== run 1 ==
==> flow/design.v (excerpt) <==
module ArbTop #(
    parameter   FIFO_DEPTH = 8,
    parameter   WIDTH = 64
)(
    input                       CLK,
    input                       ASynReset_N,
    input                       i_DataValid_A, i_DataValid_B, i_DataValid_C,
    input       [WIDTH-1:0]     i_DataIn_A,    i_DataIn_B,    i_DataIn_C,
    input                       i_DataGrant_D,
    output wire                 o_DataValid_D,
    output wire [WIDTH-1:0]     o_DataOut_D,
    output wire                 o_DataGrant_A, o_DataGrant_B, o_DataGrant_C
);
Size in the first run: roughly 4400 cells after synthesis, about 270 I/O pins, ~53000 um2 of cells after synthesis.
make LEC_CHECK=0 ABC_AREA=1 CAP_MARGIN=20 CORE_MARGIN=2 CORE_UTILIZATION=72 CTS_CLUSTER_SIZE=100 PLACE_DENSITY=0.42 SLEW_MARGIN=20 finish   # period 4.02 ns
run.sh (not shown) runs the stock make flow with config.mk's settings and CLKGATE_MAP_FILE=.
The following lists how run 2 was set up differently from run 1:
Settings: removing CTS_CLUSTER_SIZE (formerly 100); removing PLACE_DENSITY (formerly 0.42); changing the clock period (ns, I/O delays scaled along) from 4.02 to 2.74.
--- outcome ---
Run 1 reached the final stage; the timing, design-rule and antenna checks on its layout passed. Run 2: all stages done; final checks FAILED (negative setup slack). primary input to async pin as the classification of the worst-slack hold path was reported by run 1, and flop to async pin by run 2. Run 2 falls short of run 1 in worst-case hold slack. Sum of met3 wire segment lengths after detailed routing (lower): run 1. Compare run 2 and run 1 | final setup slack of the worst path higher: run 1.
What run 3 does differently from run 2 at the input level:
Settings: a change of ABC_AREA from 1 to 0; an added TNS_END_PERCENT of 70; an added CTS_CLUSTER_DIAMETER of 77; an added CTS_CLUSTER_SIZE of 17; a change of CAP_MARGIN from 20 to 40; an added SETUP_SLACK_MARGIN of -0.28.
==> results <==
The layout from run 3, despite a flow that completed every stage, fails the layout checks, with the failing checks listed as negative setup slack.
The main combinational cell family by area after synthesis comes out AND-OR/OR-AND gates in one run and simple AND/OR/NAND/NOR gates in the other, namely in run 3 and run 2 respectively.
Run 2 → run 3: count of inserted tapcells shows a reduction of 9; worst setup slack has decreased.
Run 3 vs run 2, class of the worst hold path: primary input to async pin vs flop to async pin
Worst-path maximum fanout came out higher on run 3 than on run 2.
In run 3 relative to run 2, floorplan die area had gone down slightly.
Compared with run 2, power density of the placed cells in run 3 decreased by a little under 10%.
Going from run 2 to run 3, post-layout period usage of the worst path now sits higher, xor and xnor area share after synthesis now sits at about the same level, number of sequential cells in the layout now sits at about the same level, core occupancy in the finished layout now sits lower.
[run 3] mux cell area share after synthesis rose 9.8 points relative to run 2
## Diff of input files: run 4 against run 3
Settings: removing CTS_CLUSTER_DIAMETER (formerly 77); removing CTS_CLUSTER_SIZE (formerly 17); removing SETUP_SLACK_MARGIN (formerly -0.28); removing ABC_AREA (formerly 0); changing CORE_UTILIZATION from 72 to 40; changing CAP_MARGIN from 40 to 20; removing TNS_END_PERCENT (formerly 70); changing the clock period (ns, I/O delays scaled along) from 2.74 to 6.0.
==> results <==
Every stage of the flow completed for run 4, and the final layout passed the timing, design-rule and antenna checks. Run 3 -> stages 100% | layout checks FAIL | negative setup slack. In run 4 the critical path depth turned out 1 lower than in run 3. Global-route met2 utilization was higher in run 3 than in run 4. Per the comparison of run 4 with run 3, transition time of the tightest slew-check pin has increased; clock tree buffer count of the final layout has increased.

Starting RTL as in the previous note.
Settings: LEC_CHECK=0, CAP_MARGIN=20, CORE_MARGIN=3, CORE_UTILIZATION=58, CTS_CLUSTER_SIZE=36, PLACE_DENSITY_LB_ADDON=0.2, SETUP_SLACK_MARGIN=0.19, SLEW_MARGIN=30; clock period 2.9 ns.
The first run ran to the end with violations: negative setup slack.
Then changed:
CORE_MARGIN = 2   (was 3)
CORE_UTILIZATION = 70   (was 58)
CTS_CLUSTER_SIZE = unset   (was 36)
PLACE_DENSITY_LB_ADDON = unset   (was 0.2)
SETUP_SLACK_MARGIN = 0.97   (was 0.19)
SLEW_MARGIN = 20   (was 30)
clock period = 3.35 ns   (was 2.9 ns; I/O delays follow)
- With this change the flow reached the layout checks and failed them: max-slew violations, negative setup slack
- core utilization grows by 21 points
- combinational power grows by about 20%
- design area grows by 6.1%
- via count grows by 27%
- total power shrinks by about 5.4%
- wire length grows by about 50%
Then changed:
ABC_AREA = 1   (was unset)
CORE_UTILIZATION = 63   (was 70)
PLACE_DENSITY = 0.42   (was unset)
SETUP_SLACK_MARGIN = unset   (was 0.97)
clock period = 3.09 ns   (was 3.35 ns; I/O delays follow)
=>
- The new run finished but fails on negative setup slack
- total power came out lower by 0.52%
- cell area fell by 8.9%
- combinational power came out lower by about 30%
- worst setup slack gets better by 0.34 ns
- first-iteration DRC count falls by about 64%
- clock power stays flat
- global-route usage shrinks by 8.0 points
Then changed:
ABC_AREA = unset   (was 1)
CORE_MARGIN = 5   (was 2)
CORE_UTILIZATION = 40   (was 63)
CTS_CLUSTER_SIZE = 67   (was unset)
GPL_ROUTABILITY_DRIVEN = 0   (was unset)
PLACE_DENSITY = unset   (was 0.42)
clock period = 6.0 ns   (was 3.09 ns; I/O delays follow)
=> The changed run went through all stages and came out clean; worst setup slack gains 1.1 ns; final area drops by 1.6%; via count shrinks by 17%; worst hold slack gains 0.10 ns.
Then changed:
CORE_MARGIN = 2   (was 5)
CORE_UTILIZATION = 30   (was 40)
CTS_CLUSTER_SIZE = unset   (was 67)
GPL_ROUTABILITY_DRIVEN = unset   (was 0)
clock period = 8.97 ns   (was 6.0 ns; I/O delays follow)
After rerunning:
- The new run ran to the end with no violations
- non-clock buffer count goes down by 5
- area after synthesis does not change
- die size goes up by 29%
- worst setup slack gets better by 1.4 ns
- clock skew goes up by 0.010 ns
- wire length goes up by about 4.6%
- global-route usage goes down by 3.8 points
- total power goes down by about 34%
- design area goes up by about 0.5%

Starting RTL as in the previous note.
Settings: LEC_CHECK=0, ABC_AREA=1, CAP_MARGIN=40, CELL_PAD_IN_SITES_DETAIL_PLACEMENT=1, CELL_PAD_IN_SITES_GLOBAL_PLACEMENT=2, CORE_MARGIN=5, CORE_UTILIZATION=40, CTS_CLUSTER_SIZE=67, GPL_ROUTABILITY_DRIVEN=1, HOLD_SLACK_MARGIN=0.07, SETUP_SLACK_MARGIN=1.16, SLEW_MARGIN=25, TNS_END_PERCENT=10; clock period 6.0 ns.
Next try:
==> flow/config.mk (replaced) <==
export PLATFORM = sky130hd
export DESIGN_NAME = ArbTop
export DESIGN_NICKNAME = ArbTop
export VERILOG_FILES = /design/flow/design.v
export SDC_FILE = /design/flow/constraint.sdc
export NUM_CORES = 4
export LEC_CHECK = 0
export CAP_MARGIN = 40
export CORE_MARGIN = 2
export CORE_UTILIZATION = 70
export SETUP_SLACK_MARGIN = 0.67
export SLEW_MARGIN = 20
==> flow/constraint.sdc (replaced) <==
create_clock -name core_clock -period 2.74 [get_ports {CLK}]
set_input_delay 0.5480 -clock core_clock [delete_from_list [all_inputs] [get_ports {CLK}]]
set_output_delay 0.5480 -clock core_clock [all_outputs]
set_load 0.01 [all_outputs]
What happened:
- The new run produced a layout that fails on negative setup slack
- non-clock buffer count is higher by 292
- final area is higher by 5.9%
- hold slack degrades by 0.14 ns
- synthesized cell count is lower by 32%
- sequential share of layout area is lower by 3.4 points
- cell count is lower by 29%
- total power is higher by 120%
- clock-buffer cell count does not change
- global-route usage is higher by 16 points
- first-iteration DRC count is higher by 140%
Next try:
--- a/flow/config.mk
+++ b/flow/config.mk
@@ -8,5 +8,10 @@
 export CAP_MARGIN = 40
+export CORE_ASPECT_RATIO = 0.9
 export CORE_MARGIN = 2
-export CORE_UTILIZATION = 70
-export SETUP_SLACK_MARGIN = 0.67
+export CORE_UTILIZATION = 72
+export CTS_CLUSTER_DIAMETER = 396
+export CTS_CLUSTER_SIZE = 17
+export PLACE_DENSITY_LB_ADDON = 0.0
+export SETUP_SLACK_MARGIN = 0.79
 export SLEW_MARGIN = 20
+export TNS_END_PERCENT = 10
What happened: The changed run ran to the end with violations: negative setup slack; cell count decreases by about 2.8%; power decreases by 12%; wire length decreases by 7.6%; design area decreases by about 4%; first-iteration DRC count decreases by about 10%; critical path depth does not change; area after synthesis does not change; worst setup slack gets worse by 0.024 ns; count of clock-buffer cells in the layout decreases by 44; clock skew increases by 0.0058 ns.
Next try:
==> flow/config.mk (replaced) <==
export PLATFORM = sky130hd
export DESIGN_NAME = ArbTop
export DESIGN_NICKNAME = ArbTop
export VERILOG_FILES = /design/flow/design.v
export SDC_FILE = /design/flow/constraint.sdc
export NUM_CORES = 4
export LEC_CHECK = 0
export ABC_AREA = 1
export CAP_MARGIN = 40
export CORE_MARGIN = 2
export CORE_UTILIZATION = 72
export CTS_CLUSTER_DIAMETER = 360
export CTS_CLUSTER_SIZE = 18
export HOLD_SLACK_MARGIN = 0.29
export PLACE_DENSITY_LB_ADDON = 0.08
export SETUP_SLACK_MARGIN = 0.02
export SLEW_MARGIN = 20
=> The changed run finished with negative setup slack left; power is about the same; synthesized cell count grows by well over a third; routed wire length barely changes; sequential power is about the same; worst setup slack improves by 0.30 ns; design area decreases by a few percent; via count rises by about a fifth; non-clock buffer count decreases by 94; die area rises slightly; cell count increases by a quarter to a third; critical path depth stays the same.
Next try:
==> flow/config.mk (replaced) <==
export PLATFORM = sky130hd
export DESIGN_NAME = ArbTop
export DESIGN_NICKNAME = ArbTop
export VERILOG_FILES = /design/flow/design.v
export SDC_FILE = /design/flow/constraint.sdc
export NUM_CORES = 4
export LEC_CHECK = 0
export CAP_MARGIN = 20
export CORE_MARGIN = 2
export CORE_UTILIZATION = 67
export SLEW_MARGIN = 20
The changed run ran to the end with violations: negative setup slack.
Critical path depth is unchanged.
Via count is lower by about a fifth.
Global-route usage is lower by 4.8 points.
Sequential share of layout area is lower by 2.6 points.
Power is estimated from default activity; no workload was simulated.
